Design top_coldstorage, start of the top module:
module top_coldstorage(
  input         clk,           
  input         rst_n,         
  output        led_fan,       
  output        led_hum,       
  input         sda_lcd_in,
  output        sda_lcd_oe,
  output        scl_lcd,
  input         rx,
  output        tx
);
export LEC_CHECK = 0
export ABC_AREA = 1
export CAP_MARGIN = 20
export CORE_MARGIN = 2
export CORE_UTILIZATION = 72
export CTS_CLUSTER_DIAMETER = 26
export PLACE_DENSITY_LB_ADDON = 0.21
export SETUP_SLACK_MARGIN = 1.09
export SLEW_MARGIN = 20
create_clock -name core_clock -period 4.2 [get_ports {clk}]
run.sh (not shown) runs the stock make flow with config.mk's settings and CLKGATE_MAP_FILE=.
The baseline aborted during 5_1_grt with GRT-0232.
Change:
Settings changed: CORE_UTILIZATION 72 to 70, CTS_CLUSTER_DIAMETER 26 to unset, CTS_CLUSTER_SIZE set to 74, PLACE_DENSITY_LB_ADDON 0.21 to unset, SETUP_SLACK_MARGIN 1.09 to unset.
Clock period 4.2 ns to 6.38 ns, I/O delays scaled along.
The new run finished with timing, DRC and antenna clean.
Synthesized area stays the same.
Die size grows by a few percent.
Synthesized cell count does not change.
Change:
Settings changed: ABC_AREA 1 to unset, CORE_UTILIZATION 70 to 72, CTS_CLUSTER_SIZE 74 to unset, PLACE_DENSITY set to 0.65, SETUP_SLACK_MARGIN set to 1.25.
Clock period 6.38 ns to 6.76 ns, I/O delays scaled along.
Effect:
- The new run finished with timing, DRC and antenna clean
- sequential cell count does not change
- design area falls by 0.83%
- utilization is about the same
- clock-buffer cell count shrinks by 4
- critical path depth fell by 9
- routed wire length went down by 4.1%
- via count decreases by 4.7%
- synthesized area climbs by 0.96%
- worst hold slack gets better by 0.024 ns
- fmax fell by 14%
- worst setup slack got worse by 0.32 ns
Change:
Settings changed: ABC_AREA set to 1, CTS_CLUSTER_DIAMETER set to 28, PLACE_DENSITY 0.65 to 0.35.
Clock period 6.76 ns to 4.15 ns, I/O delays scaled along.
With this change the flow stopped in 5_1_grt.
Die area goes down by 0.93%.
Synthesized area is lower by 0.95%.
Synthesized cell count rises by 10%.

## run 1
Starting RTL as in the previous note.
clock: 5.69 ns
lec_check: 0
abc_area: 1
cap_margin: 20
cell_pad_in_sites_detail_placement: 0
core_aspect_ratio: 1.43
core_margin: 2
core_utilization: 40
cts_cluster_diameter: 181
gpl_timing_driven: 1
hold_slack_margin: 0.17
place_density_lb_addon: 0.3
setup_slack_margin: -0.02
slew_margin: 40
#### Input delta (run 2 over run 1)
- removing CORE_ASPECT_RATIO (formerly 1.43)
- removing PLACE_DENSITY_LB_ADDON (formerly 0.3)
- removing CELL_PAD_IN_SITES_DETAIL_PLACEMENT (formerly 0)
- removing ABC_AREA (formerly 1)
- removing GPL_TIMING_DRIVEN (formerly 1)
- changing CORE_UTILIZATION from 40 to 53
- changing SLEW_MARGIN from 40 to 20
- removing CTS_CLUSTER_DIAMETER (formerly 181)
- removing HOLD_SLACK_MARGIN (formerly 0.17)
- removing SETUP_SLACK_MARGIN (formerly -0.02)
- changing the clock period (ns, I/O delays scaled along) from 5.69 to 5.41
[summary]
On post-placement setup slack, the lower figure sits with run 2, not run 1.
Diff run 1 -> run 2: clock period minus worst slack up 0.73 ns, area of the mapped netlist now larger, non-clock buffer count picked up an extra 62%, number of inverters outside the clock class in the layout fell by 459, final cell count without fillers fell by 13%.
Wire length of the first global-routing pass in run 2 vs run 1: up 0.86%
Worst slack on hold paths: run 2 < run 1
The maximum clock frequency of run 2 is lower than that of run 1.
[inputs] run 3 vs run 2
- CORE_UTILIZATION changed from 53 to 70
- CTS_CLUSTER_SIZE newly set to 74
- ABC_AREA newly set to 1
- the clock period (ns, I/O delays scaled along) changed from 5.41 to 5.12
## What came out
Switching power share of the total: run 3 > run 2. Run 3 reports a higher sequential share of layout area than run 2 does. Of run 3 and run 2, it is run 3 that has the lower sum of routed wire segments on met1. Taking run 2 as the reference, in run 3 portion of the clock cycle consumed by the worst path in the final layout -6.4 points; clock skew shows no meaningful change; global-route usage went up; data required time of the worst path down 0.27 ns; final cell count went up about 5.4%. Run 3 vs. run 2: share of power burned in combinational logic went up by 8.2 points. Delta (run 3 minus run 2): via count of the first global-routing pass rose about 10%, total wirelength of the detailed-routed design rose 1.3%.
--- input diff run 3..run 4 ---
- CTS_CLUSTER_SIZE no longer set, was 74
- ABC_AREA no longer set, was 1
- SETUP_SLACK_MARGIN now 1.09, previously not set
- the clock period (ns, I/O delays scaled along) now 4.44, was 5.12
## What came out
Run 4 finished end to end and its layout was clean on timing, DRC and antenna. Run 4: end-of-flow core utilization is 1.7 points higher than what run 3 reported. Higher first-pass GRT wire length was reported by run 4, not run 3. | combined area of all synthesized cells | run 4 vs run 3 | 260 sq um higher |. Comparing run 4 and run 3, worst slack after detailed placement is lower on run 4. Cmp run 4 and run 3 / cell area / higher: run 4. Portion of the post-synthesis area used by sequential elements in run 4 is 0.48 points below run 3.

== v51 ==
top_coldstorage again, from the RTL that the note above started with.
==> flow/design.v (excerpt) <==
module top_coldstorage(
  input         clk,           
  input         rst_n,         
  output        led_fan,       
  output        led_hum,       
  input         sda_lcd_in,
  output        sda_lcd_oe,
  output        scl_lcd,
  input         rx,
  output        tx
);
make LEC_CHECK=0 ABC_AREA=1 CAP_MARGIN=20 CORE_ASPECT_RATIO=0.91 CORE_MARGIN=2 CORE_UTILIZATION=72 CTS_CLUSTER_DIAMETER=216 GPL_ROUTABILITY_DRIVEN=1 GPL_TIMING_DRIVEN=1 HOLD_SLACK_MARGIN=0.29 PLACE_DENSITY=0.37 SETUP_SLACK_MARGIN=-0.22 SLEW_MARGIN=40 finish   # period 3.66 ns
[v51] flow finished | final checks: failed | reasons: setup timing
## Diff of input files: v20 against v51
Settings: swapping 40 for 20 in SLEW_MARGIN; clearing CORE_ASPECT_RATIO, which used to be 0.91; clearing HOLD_SLACK_MARGIN, which used to be 0.29; clearing CTS_CLUSTER_DIAMETER, which used to be 216; clearing GPL_TIMING_DRIVEN, which used to be 1; clearing GPL_ROUTABILITY_DRIVEN, which used to be 1; clearing ABC_AREA, which used to be 1; clearing SETUP_SLACK_MARGIN, which used to be -0.22; swapping 72 for 24 in CORE_UTILIZATION; clearing PLACE_DENSITY, which used to be 0.37; swapping 3.66 for 11.1 in the clock period (ns, I/O delays scaled along).
### Flow results
- Of v20 and v51, the run reporting the higher core occupancy in the finished layout was v51.
- For the clock network latency to the later pin of the worst-skew pair, v20 came in 0.04 ns higher than v51 did.
- [compare] base=v51 new=v20: global-route wire length before repair saw a decrease; final hold slack saw a decrease.
- Total routing usage reported by global routing: higher on v51
- v20 reports a higher highest fanout seen on the critical path than v51 does.
- The run showing the smaller placed cell area is v51.
- In the metrics for v20 and v51, the one carrying the higher part of the power in registers is v51.
- Measured against each other, v20 and v51 differ in portion of total power attributed to the clock network, the higher figure coming from v20.
- In the metrics for v20 and v51, the one carrying the higher post-CTS repair timing setup buffer count is v51.
- Compared with v51, v20 shows clock network power that has gone down by more than half.
- v20 reached the final stage; the timing, DRC and antenna checks on its layout passed.
[inputs] v2 vs v20
Settings: ABC_AREA now 1, previously not set; CTS_CLUSTER_DIAMETER now 190, previously not set; CORE_MARGIN now 9, was 2; CORE_UTILIZATION now 40, was 24; the clock period (ns, I/O delays scaled along) now 10.0, was 11.1.
### Flow results
- Diff v20 and v2: global-route wire length before repair lower in v2
- Die height for v2: about 19% down relative to v20
- Routed wire in v2 totals less than in v20.
- First element of the critical path = dht11_reader_inst.humidity[6]: v20; first element of the critical path = uart_string_inst.chr_val1[1]: v2
- v2: synthesized cell count is 305 higher than what v20 reported.
- Sequential share of layout area: v2 higher than v20
- Taking v20 as 1.0, v2 lands at 0.73 on number of ordinary and repair buffers in the finished layout.
- Compared to v20, v2 was floorplanned on a smaller die.

Setup of v37:
top_coldstorage again, from the RTL that the note above started with.
clock: 3.25 ns
lec_check: 0
abc_area: 1
cap_margin: 20
cell_pad_in_sites_global_placement: 1
core_margin: 9
core_utilization: 40
cts_cluster_diameter: 190
slew_margin: 40
Although v37 finished all stages, its layout failed final checks on negative setup slack.
Modified inputs, v18 compared to v37
# v37
export LEC_CHECK = 0
export ABC_AREA = 1
export CAP_MARGIN = 20
export CELL_PAD_IN_SITES_GLOBAL_PLACEMENT = 1
export CORE_MARGIN = 9
export CORE_UTILIZATION = 40
export CTS_CLUSTER_DIAMETER = 190
export SLEW_MARGIN = 40
create_clock -name core_clock -period 3.25 [get_ports {clk}]
# v18
export LEC_CHECK = 0
export ABC_AREA = 1
export CAP_MARGIN = 40
export CELL_PAD_IN_SITES_DETAIL_PLACEMENT = 2
export CELL_PAD_IN_SITES_GLOBAL_PLACEMENT = 0
export CORE_MARGIN = 9
export CORE_UTILIZATION = 40
export CTS_CLUSTER_DIAMETER = 327
export GPL_TIMING_DRIVEN = 0
export MAX_ROUTING_LAYER = met5
export SETUP_SLACK_MARGIN = -0.16
export SLEW_MARGIN = 5
export TNS_END_PERCENT = 5
create_clock -name core_clock -period 3.25 [get_ports {clk}]
### Flow results
v18: it failed with a tool error in global routing (5_1_grt), so there are no final results. Summary: with v37 as the reference, final RePlAce weighted congestion in v18 moved up by a few percent. TritonCTS buffer count in v18 vs v37: down 3. Post-cts repair resize count, v18 vs v37: up by more than 100%. Compared v18 against v37; cell area after synthesis within noise. v37 -> v18: adder and majority gate portion of the synthesized area delta 0, exact match.
What v25 does differently from v18 at the input level:
# v18
export LEC_CHECK = 0
export ABC_AREA = 1
export CAP_MARGIN = 40
export CELL_PAD_IN_SITES_DETAIL_PLACEMENT = 2
export CELL_PAD_IN_SITES_GLOBAL_PLACEMENT = 0
export CORE_MARGIN = 9
export CORE_UTILIZATION = 40
export CTS_CLUSTER_DIAMETER = 327
export GPL_TIMING_DRIVEN = 0
export MAX_ROUTING_LAYER = met5
export SETUP_SLACK_MARGIN = -0.16
export SLEW_MARGIN = 5
export TNS_END_PERCENT = 5
create_clock -name core_clock -period 3.25 [get_ports {clk}]
# v25
export LEC_CHECK = 0
export CAP_MARGIN = 20
export CORE_MARGIN = 2
export CORE_UTILIZATION = 70
export SLEW_MARGIN = 20
create_clock -name core_clock -period 6.72 [get_ports {clk}]
Results
- v25: flow completed, timing, DRC and antenna clean
- Run status, v18: aborted in global routing (5_1_grt), error GRT-0232
- The number of buffers created by CTS in v18 is 1.06 times that in v25.
- [compare] base=v18 new=v25: total die area down 37000 sq um, post-place setup slack up 3.08 ns, number of setup buffers added after CTS down 73.
- What v25 reported for mean cell area of the mapped netlist has to be multiplied by 0.897 to get the figure for v18.
- Higher number of unique standard cell types used by synthesis was reported by v25, not v18.
Power figures rest on the tool's default switching activity, not on a simulated workload.
